==> inputs of trial 24 <==
==> flow/design.v <==
module joinC #(parameter N = 5)(
	input [N - 1 : 0] valid_in,
	output reg  [N - 1 : 0] ready_in,
	output valid_out,
	input ready_out
);
	assign valid_out = &valid_in; 
	reg[N - 1 : 0] singleValid;
	integer i, j;
	always @(*)begin
		for(i = 0; i < N; i = i + 1)begin
			singleValid[i] = 1;
			for(j = 0; j < N; j = j + 1)
				if(i != j)
					singleValid[i] = singleValid[i] & valid_in[j];
		end
		for(i = 0; i < N; i = i + 1)begin
			ready_in[i] = singleValid[i] & ready_out;
		end
	end
endmodule
module OEHB #(parameter INPUTS = 1,
		parameter OUTPUTS = 1,
		parameter DATA_IN_SIZE = 32,
		parameter DATA_OUT_SIZE = 32)
	(
		input clk,
		input rst,
		input [INPUTS * (DATA_IN_SIZE)- 1 : 0]data_in_bus,
		input [INPUTS - 1 : 0]valid_in_bus,
		output [INPUTS - 1 : 0] ready_in_bus,
		output [OUTPUTS * (DATA_OUT_SIZE) - 1 : 0]data_out_bus,
		output reg [OUTPUTS - 1 : 0]valid_out_bus,
		input 	[OUTPUTS - 1 : 0] ready_out_bus
);
	wire reg_en;
	reg [DATA_IN_SIZE - 1 : 0] data_reg;
	always@(posedge clk, posedge rst)
		if(rst)
			valid_out_bus[0] <= 0;
		else
			valid_out_bus[0] <= valid_in_bus[0] | ~ready_in_bus[0];
	always@(posedge clk, posedge rst)
		if(rst)
			data_reg <= 0;
		else if(reg_en)
			data_reg <= data_in_bus[0 * DATA_IN_SIZE +: DATA_IN_SIZE];
	assign data_out_bus[0 * DATA_OUT_SIZE +: DATA_OUT_SIZE] = data_reg;
	assign ready_in_bus[0] = ~valid_out_bus[0] | ready_out_bus[0];
	assign reg_en = ready_in_bus[0] & valid_in_bus[0];
endmodule
module delay_buffer #(parameter SIZE = 32) (
	input clk, rst,
	input valid_in, ready_in,
	output valid_out
);
	reg [SIZE - 1 : 0] shift_reg;
	always @(posedge clk)begin
		if(ready_in | rst)
			shift_reg[0] <= valid_in;
	end
	always @(posedge clk)begin
		if(rst)
			shift_reg[SIZE - 1 : 1] <= 0;
		else if(ready_in)
			shift_reg[SIZE - 1 : 1] <= shift_reg[SIZE - 2 : 0];
	end
	assign valid_out = shift_reg[SIZE - 1];
endmodule
module mul_4_stage (
	input clk, ce,
	input[31 : 0] a,
	input [31 : 0] b,
	output [31 : 0] p
);
	reg [31 : 0] a_reg, b_reg, q0, q1, q2;
	wire [63 : 0] mul_wire;
	assign mul_wire = a_reg * b_reg;
	wire [31 : 0] mul;
	assign mul = mul_wire[31 : 0];
	always @(posedge clk)
		if(ce)begin
			a_reg <= a;
			b_reg <= b;
			q0 <= mul;
			q1 <= q0;
			q2 <= q1;
		end
	assign p = q2;
endmodule
module mul_op #(parameter INPUTS = 2,
		parameter OUTPUTS = 1,
		parameter DATA_IN_SIZE = 32,
		parameter DATA_OUT_SIZE = 32)
		(
		input clk,
		input rst,
		input [INPUTS * (DATA_IN_SIZE)- 1 : 0]data_in_bus,
		input [INPUTS - 1 : 0]valid_in_bus,
		output [INPUTS - 1 : 0] ready_in_bus,
		output [OUTPUTS * (DATA_OUT_SIZE) - 1 : 0]data_out_bus,
		output [OUTPUTS - 1 : 0]valid_out_bus,
		input 	[OUTPUTS - 1 : 0] ready_out_bus
);
	localparam LATENCY = 4;
	wire [2 * DATA_OUT_SIZE - 1 : 0] temp_result;
	wire join_valid;
	wire buff_valid, oehb_valid, oehb_ready;
	wire oehb_dataOut, oehb_datain;
	joinC #(.N(INPUTS)) add_fork(.valid_in(valid_in_bus), .ready_in(ready_in_bus), .valid_out(join_valid), .ready_out(oehb_ready));
	mul_4_stage multiply_unit (.clk(clk), .ce(oehb_ready), .a(data_in_bus[0 * DATA_IN_SIZE +: DATA_IN_SIZE]), .b(data_in_bus[1 * DATA_IN_SIZE +: DATA_IN_SIZE]), .p(data_out_bus[0 * DATA_OUT_SIZE +: DATA_OUT_SIZE]));
	delay_buffer #(.SIZE(LATENCY - 1))delay_buff(.clk(clk), .rst(rst), .valid_in(join_valid), .ready_in(oehb_ready), .valid_out(buff_valid));
	OEHB #(.INPUTS(1), .OUTPUTS(1), .DATA_IN_SIZE(1), .DATA_OUT_SIZE(1)) oehb_buffer (.clk(clk), .rst(rst),
										 .data_in_bus(1'b0), .valid_in_bus(buff_valid), .ready_in_bus(oehb_ready),
										 .data_out_bus(oehb_dataOut), .valid_out_bus(valid_out_bus[0]), .ready_out_bus(ready_out_bus[0]));
endmodule
==> flow/run.sh <==
#!/bin/bash
# the make line also repeats each setting of config.mk as NAME=value (left out here)
make -C /OpenROAD-flow-scripts/flow DESIGN_CONFIG=/design/flow/config.mk WORK_HOME=/design/flow/orfs CLKGATE_MAP_FILE= finish
==> flow/config.mk <==
export PLATFORM = sky130hd
export DESIGN_NAME = mul_op
export DESIGN_NICKNAME = mul_op
export VERILOG_FILES = /design/flow/design.v
export SDC_FILE = /design/flow/constraint.sdc
export NUM_CORES = 4
export LEC_CHECK = 0
export CAP_MARGIN = 40
export CORE_MARGIN = 2
export CORE_UTILIZATION = 72
export CTS_CLUSTER_DIAMETER = 98
export CTS_CLUSTER_SIZE = 21
export SLEW_MARGIN = 20
==> flow/constraint.sdc <==
create_clock -name core_clock -period 6.23 [get_ports {clk}]
set_input_delay 1.2460 -clock core_clock [delete_from_list [all_inputs] [get_ports {clk}]]
set_output_delay 1.2460 -clock core_clock [all_outputs]
set_load 0.01 [all_outputs]
==> inputs of trial 4, as changes to trial 24 <==
Settings changed: ABC_AREA from default to 0, CAP_MARGIN 40 to 20, CTS_CLUSTER_DIAMETER 98 to 227, CTS_CLUSTER_SIZE 21 to 100, SETUP_SLACK_MARGIN from default to -0.35.
==> flow/constraint.sdc (replaced) <==
create_clock -name core_clock -period 3.52 [get_ports {clk}]
set_input_delay 0.7040 -clock core_clock [delete_from_list [all_inputs] [get_ports {clk}]]
set_output_delay 0.7040 -clock core_clock [all_outputs]
set_load 0.01 [all_outputs]
==> inputs of trial 83, as changes to trial 24 <==
Settings changed: CAP_MARGIN 40 to 20, CORE_UTILIZATION 72 to 57, CTS_CLUSTER_DIAMETER 98 to default, CTS_CLUSTER_SIZE 21 to default.
==> flow/constraint.sdc (replaced) <==
create_clock -name core_clock -period 7.52 [get_ports {clk}]
set_input_delay 1.5040 -clock core_clock [delete_from_list [all_inputs] [get_ports {clk}]]
set_output_delay 1.5040 -clock core_clock [all_outputs]
set_load 0.01 [all_outputs]
==> comparison table <==
| item | trial 83 | trial 24 | trial 4 |
|---|---|---|---|
| Hold Slack | 0.413 ns | 0.420 ns | 0.423 ns |
| Combinational fraction of the cell area | 61.4% | 58.5% | 58.4% |
| Pin count of the biggest net entering global routing | 72 | 69 | 94 |
| Combinational cell area excluding buffers and inverters | 0.0142 mm2 | 0.0147 mm2 | 0.0150 mm2 |
| Number of global-route vias before repair | 14,600 | 16,500 | 17,400 |
| Worst path arrival time | 7.52 ns | 7.34 ns | 8.03 ns |
| Clock buf/inv share | 2.53% | 2.48% | 2.49% |
| Total vias in the final route | 13,000 | 14,700 | 16,400 |
| Result of the run | no timing/DRC/antenna violations | complete, but fails checks | complete, but fails checks |
| Layout check failures | - | negative setup slack | negative setup slack |
| Final sum of negative setup slack | 0 ns | -10.01 ns | -81.44 ns |
| Initial antenna violation count | 0 | 0 | 2 |
| Data required time of the worst path | 7.84 ns | 6.43 ns | 3.86 ns |
| End of the worst hold path | multiply_unit.q1[12] | multiply_unit.q2[0] | multiply_unit.q1[8] |
| Share of the clock period used by the worst path | 95.7% | 115% | 218% |
| DRC violation total after the first TritonRoute iteration | 694 | 1,255 | 2,584 |
| Die Span X | 195 um | 174 um | 174 um |
| Final clock skew | 0.0208 ns | 0.0207 ns | 0.0203 ns |
| Weighted congestion at the end of routability-driven global placement | 0.887 | 0.934 | 0.971 |
| WL/cell | 19.9 um | 21.7 um | 27.7 um |
| Highest metal used | met4 | met4 | met5 |
| Finished layout cell area | 0.0232 mm2 | 0.0251 mm2 | 0.0257 mm2 |
| Final antenna diode count | 0 | 0 | 2 |
